Design AHB2CAN_top, start of the top module:
module AHB2CAN_top
(
	input logic HCLK, HRESETn, HWRITE, HSEL,
	input logic [31:0] HADDR, HWDATA,
	input logic [1:0] HTRANS,
	input logic [2:0] HBURST, HSIZE,
	output logic [31:0] HRDATA,
	output logic HRESP, HREADYOUT,
	input logic rx_data,
	output logic tx_data
);
make LEC_CHECK=0 CAP_MARGIN=20 CORE_MARGIN=2 CORE_UTILIZATION=72 CTS_CLUSTER_DIAMETER=100 CTS_CLUSTER_SIZE=14 HOLD_SLACK_MARGIN=-0.08 PLACE_DENSITY=0.39 SETUP_SLACK_MARGIN=0.69 SLEW_MARGIN=20 finish   # period 4.94 ns
run.sh (not shown) runs the stock make flow with config.mk's settings and CLKGATE_MAP_FILE=.
Next try:
CORE_UTILIZATION = 61   (was 72)
CTS_CLUSTER_DIAMETER = unset   (was 100)
CTS_CLUSTER_SIZE = unset   (was 14)
HOLD_SLACK_MARGIN = unset   (was -0.08)
PLACE_DENSITY = unset   (was 0.39)
SETUP_SLACK_MARGIN = unset   (was 0.69)
clock period = 4.95 ns   (was 4.94 ns; I/O delays follow)
After rerunning: Sequential share of layout area shrinks by 0.14 points; utilization fell by 12 points; worst hold slack improved by 0.11 ns; non-clock buffer count decreases by 37; global-route usage drops by 5.6 points.

* * *

AHB2CAN_top again, from the RTL that the note above started with.
clock: 10.0 ns
lec_check: 0
abc_area: 1
cap_margin: 20
cell_pad_in_sites_global_placement: 3
core_aspect_ratio: 0.95
core_margin: 9
core_utilization: 40
cts_cluster_size: 65
gpl_timing_driven: 0
min_routing_layer: met1
slew_margin: 0
tns_end_percent: 50
The baseline never finished: it broke off in global placement without I/O (3_1_place_gp_skip_io), error GPL-0301.
Next try:
==> flow/config.mk (replaced) <==
export PLATFORM = sky130hd
export DESIGN_NAME = AHB2CAN_top
export DESIGN_NICKNAME = AHB2CAN_top
export VERILOG_FILES = /design/flow/design.v
export SDC_FILE = /design/flow/constraint.sdc
export NUM_CORES = 4
export LEC_CHECK = 0
export CAP_MARGIN = 20
export CORE_MARGIN = 2
export CORE_UTILIZATION = 40
export MIN_ROUTING_LAYER = met2
export SETUP_SLACK_MARGIN = 1.73
export SLEW_MARGIN = 20
Result: The changed run finished but fails on DRC; area after synthesis falls by about 27%; die size came out lower by 32%; synthesized cell count shrinks by 58%.

* * *

AHB2CAN_top again, from the RTL that the note above started with.
clock: 1.72 ns
lec_check: 0
abc_area: 1
cap_margin: 20
core_margin: 2
core_utilization: 72
cts_cluster_size: 97
hold_slack_margin: 0.29
place_density: 0.35
setup_slack_margin: 0.46
slew_margin: 20
The first run ended with an error in clock tree synthesis.
Next try:
- ABC_AREA: 1 -> not set
- CORE_UTILIZATION: 72 -> 40
- CTS_CLUSTER_SIZE: 97 -> not set
- HOLD_SLACK_MARGIN: 0.29 -> not set
- PLACE_DENSITY: 0.35 -> not set
- SETUP_SLACK_MARGIN: 0.46 -> not set
- clock period: 1.72 -> 5.11 ns (I/O delays scaled with it)
What happened:
- The new run completed without violations
- area after synthesis decreases by a quarter to a third
- die size increases by a quarter to a third
- synthesized cell count decreases by well over a third

* * *

## v54
AHB2CAN_top again, from the RTL that the note above started with.
Settings: LEC_CHECK=0, CAP_MARGIN=20, CELL_PAD_IN_SITES_GLOBAL_PLACEMENT=1, CORE_MARGIN=9, CORE_UTILIZATION=48, CTS_CLUSTER_DIAMETER=257, CTS_CLUSTER_SIZE=30, HOLD_SLACK_MARGIN=0.28, MAX_ROUTING_LAYER=met4, SLEW_MARGIN=25; clock period 10.0 ns.
--- input diff v54..v6 ---
# v54
export LEC_CHECK = 0
export CAP_MARGIN = 20
export CELL_PAD_IN_SITES_GLOBAL_PLACEMENT = 1
export CORE_MARGIN = 9
export CORE_UTILIZATION = 48
export CTS_CLUSTER_DIAMETER = 257
export CTS_CLUSTER_SIZE = 30
export HOLD_SLACK_MARGIN = 0.28
export MAX_ROUTING_LAYER = met4
export SLEW_MARGIN = 25
create_clock -name core_clock -period 10.0 [get_ports {HCLK}]
# v6
export LEC_CHECK = 0
export CAP_MARGIN = 20
export CORE_MARGIN = 2
export CORE_UTILIZATION = 40
export SLEW_MARGIN = 20
create_clock -name core_clock -period 8.89 [get_ports {HCLK}]
Results
Of v6 and v54, it is v6 that has the lower register-to-register setup slack.
Against v54, v6 comes in 193 higher on cell total after placement.
Diff v54 and v6: post-detailed-route wirelength per cell higher in v54
diff inputs: v6 => v10
# v6
export LEC_CHECK = 0
export CAP_MARGIN = 20
export CORE_MARGIN = 2
export CORE_UTILIZATION = 40
export SLEW_MARGIN = 20
create_clock -name core_clock -period 8.89 [get_ports {HCLK}]
# v10
export LEC_CHECK = 0
export CAP_MARGIN = 20
export CORE_MARGIN = 2
export CORE_UTILIZATION = 66
export SLEW_MARGIN = 20
create_clock -name core_clock -period 3.19 [get_ports {HCLK}]
v10: complete, dirty (setup timing)
Of v10 and v6, the run reporting the lower quantity of hold-fixing buffers added after cts was v6.
In the metrics for v10 and v6, the one carrying the higher non-clock buffer count is v10.
Wire: v10 routes more than v6
Max critical path arrival across v10 and v6: v6
Vias: v10 more than v6
For v10, the cell at the slowest stage of the critical path was sky130_fd_sc_hd__dfxtp_2, unlike v6, where it was sky130_fd_sc_hd__clkdlybuf4s50_1.
[compare] base=v6 new=v10: register share of the cell area -1.5 points, worst hold slack ~0 delta, design area +about 3.5%, wire length of the first global-routing pass +1.1%.
The inputs of v18 differ from those of v10 as listed below.
# v10
export LEC_CHECK = 0
export CAP_MARGIN = 20
export CORE_MARGIN = 2
export CORE_UTILIZATION = 66
export SLEW_MARGIN = 20
create_clock -name core_clock -period 3.19 [get_ports {HCLK}]
# v18
export LEC_CHECK = 0
export CAP_MARGIN = 20
export CORE_MARGIN = 2
export CORE_UTILIZATION = 72
export PLACE_DENSITY = 0.66
export SETUP_SLACK_MARGIN = 0.72
export SLEW_MARGIN = 20
create_clock -name core_clock -period 4.95 [get_ports {HCLK}]
[summary]
- The worst ir drop on vdd of v18 falls short of that of v10 by about 40%.
- v18: cell row count about 4% below v10
- Relative to v10, core footprint decreased by 3700 um^2 in v18.
- Number of tap cells added at floorplan: v18 < v10
- v10 -> v18: sequential cell count delta 0, exact match
- Of v18 and v10, only v18 finishes the flow clean.
- Comparing v18 and v10, the higher routed wire length is on v10.
- Looking only at total global routing track utilization, and setting everything else aside, the lower value of v18 and v10 goes to v10.
- v18 against v10; net switching power is down by more than a quarter.
- v18 leaves more setup margin than v10.
Edits applied to the flow inputs when going from v18 to v55:
# v18
export LEC_CHECK = 0
export CAP_MARGIN = 20
export CORE_MARGIN = 2
export CORE_UTILIZATION = 72
export PLACE_DENSITY = 0.66
export SETUP_SLACK_MARGIN = 0.72
export SLEW_MARGIN = 20
create_clock -name core_clock -period 4.95 [get_ports {HCLK}]
# v55
export LEC_CHECK = 0
export CAP_MARGIN = 20
export CORE_MARGIN = 2
export CORE_UTILIZATION = 72
export PLACE_DENSITY = 0.39
export SLEW_MARGIN = 20
create_clock -name core_clock -period 4.94 [get_ports {HCLK}]
[summary]
v55 finished end to end and its layout was clean on timing, DRC and antenna.
Uppermost metal layer occupied by signal nets: met5 -> v55, met4 -> v18
When v55 is set beside v18, its wire length turns out to be about 4% smaller.
Of v18 and v55, the run reporting the higher register-to-register slack was v18.
From v18 to v55 the numbers moved as follows: initial antenna violation count went up 1, power share of the clock group was more or less identical, count of clock tree sinks about even, cell area went down by about 2%, total number of vias lost about 1.6%.
Inputs modified between v55 and v53:
# v55
export LEC_CHECK = 0
export CAP_MARGIN = 20
export CORE_MARGIN = 2
export CORE_UTILIZATION = 72
export PLACE_DENSITY = 0.39
export SLEW_MARGIN = 20
create_clock -name core_clock -period 4.94 [get_ports {HCLK}]
# v53
export LEC_CHECK = 0
export CAP_MARGIN = 20
export CELL_PAD_IN_SITES_DETAIL_PLACEMENT = 0
export CELL_PAD_IN_SITES_GLOBAL_PLACEMENT = 0
export CORE_MARGIN = 2
export CORE_UTILIZATION = 72
export CTS_CLUSTER_DIAMETER = 98
export CTS_CLUSTER_SIZE = 14
export MAX_ROUTING_LAYER = met4
export PLACE_DENSITY_LB_ADDON = 0.28
export SETUP_SLACK_MARGIN = 0.62
export SLEW_MARGIN = 20
create_clock -name core_clock -period 4.94 [get_ports {HCLK}]
--- outcome ---
- v53 vs v55, count of instances resized after the clock tree is built went up by 15.
- v55 -> v53: cell count flat
- For critical path depth, v55 and v53 come out practically identical.
- When the final numbers for v55 and v53 were put side by side, the reported leakage power turned out to be greater in v55.
- The core of v53 is less densely filled than that of v55.
- Looking at the reports, v53 completed the entire flow and the layout it produced met the timing, DRC and antenna checks.

* * *

AHB2CAN_top again, from the RTL that the note above started with.
Design AHB2CAN_top, start of the top module:
module AHB2CAN_top
(
	input logic HCLK, HRESETn, HWRITE, HSEL,
	input logic [31:0] HADDR, HWDATA,
	input logic [1:0] HTRANS,
	input logic [2:0] HBURST, HSIZE,
	output logic [31:0] HRDATA,
	output logic HRESP, HREADYOUT,
	input logic rx_data,
	output logic tx_data
);
Settings: LEC_CHECK=0, CAP_MARGIN=10, CORE_ASPECT_RATIO=1.86, CORE_MARGIN=2, CORE_UTILIZATION=38, CTS_CLUSTER_SIZE=66, MAX_ROUTING_LAYER=met5, MIN_ROUTING_LAYER=met1, PLACE_DENSITY_LB_ADDON=0.11, SETUP_SLACK_MARGIN=1.17, SLEW_MARGIN=20; clock period 8.5 ns.
The baseline completed with no timing, DRC or antenna violations.
Change:
CAP_MARGIN = 20   (was 10)
CORE_ASPECT_RATIO = not set   (was 1.86)
CORE_UTILIZATION = 10   (was 38)
CTS_CLUSTER_SIZE = not set   (was 66)
MAX_ROUTING_LAYER = not set   (was met5)
MIN_ROUTING_LAYER = not set   (was met1)
PLACE_DENSITY_LB_ADDON = not set   (was 0.11)
SETUP_SLACK_MARGIN = not set   (was 1.17)
clock period = 15.3 ns   (was 8.5 ns; I/O delays follow)
The new run finished with timing, DRC and antenna clean. Sequential power goes down by well over a third. Hold slack is about the same. Wire length goes down by a few percent. Sequential share of layout area goes down by 4.3 points. Flip-flop count stays the same. Final area goes up by roughly a tenth. Non-clock buffer count goes down by 10. Clock-buffer cell count goes down by 13. Via count goes up slightly. Synthesized area is unchanged.
Change:
CORE_UTILIZATION = 61   (was 10)
clock period = 4.94 ns   (was 15.3 ns; I/O delays follow)
After rerunning:
- The changed run finished with timing, DRC and antenna clean
- power came out higher to 3.1 times its value
- clock power increases to 3.1 times its value
- critical path depth does not change
- via count hardly moves
- sequential share of layout area climbs by 4.5 points
No activity file was given, so power comes from the tool's default toggle rates.
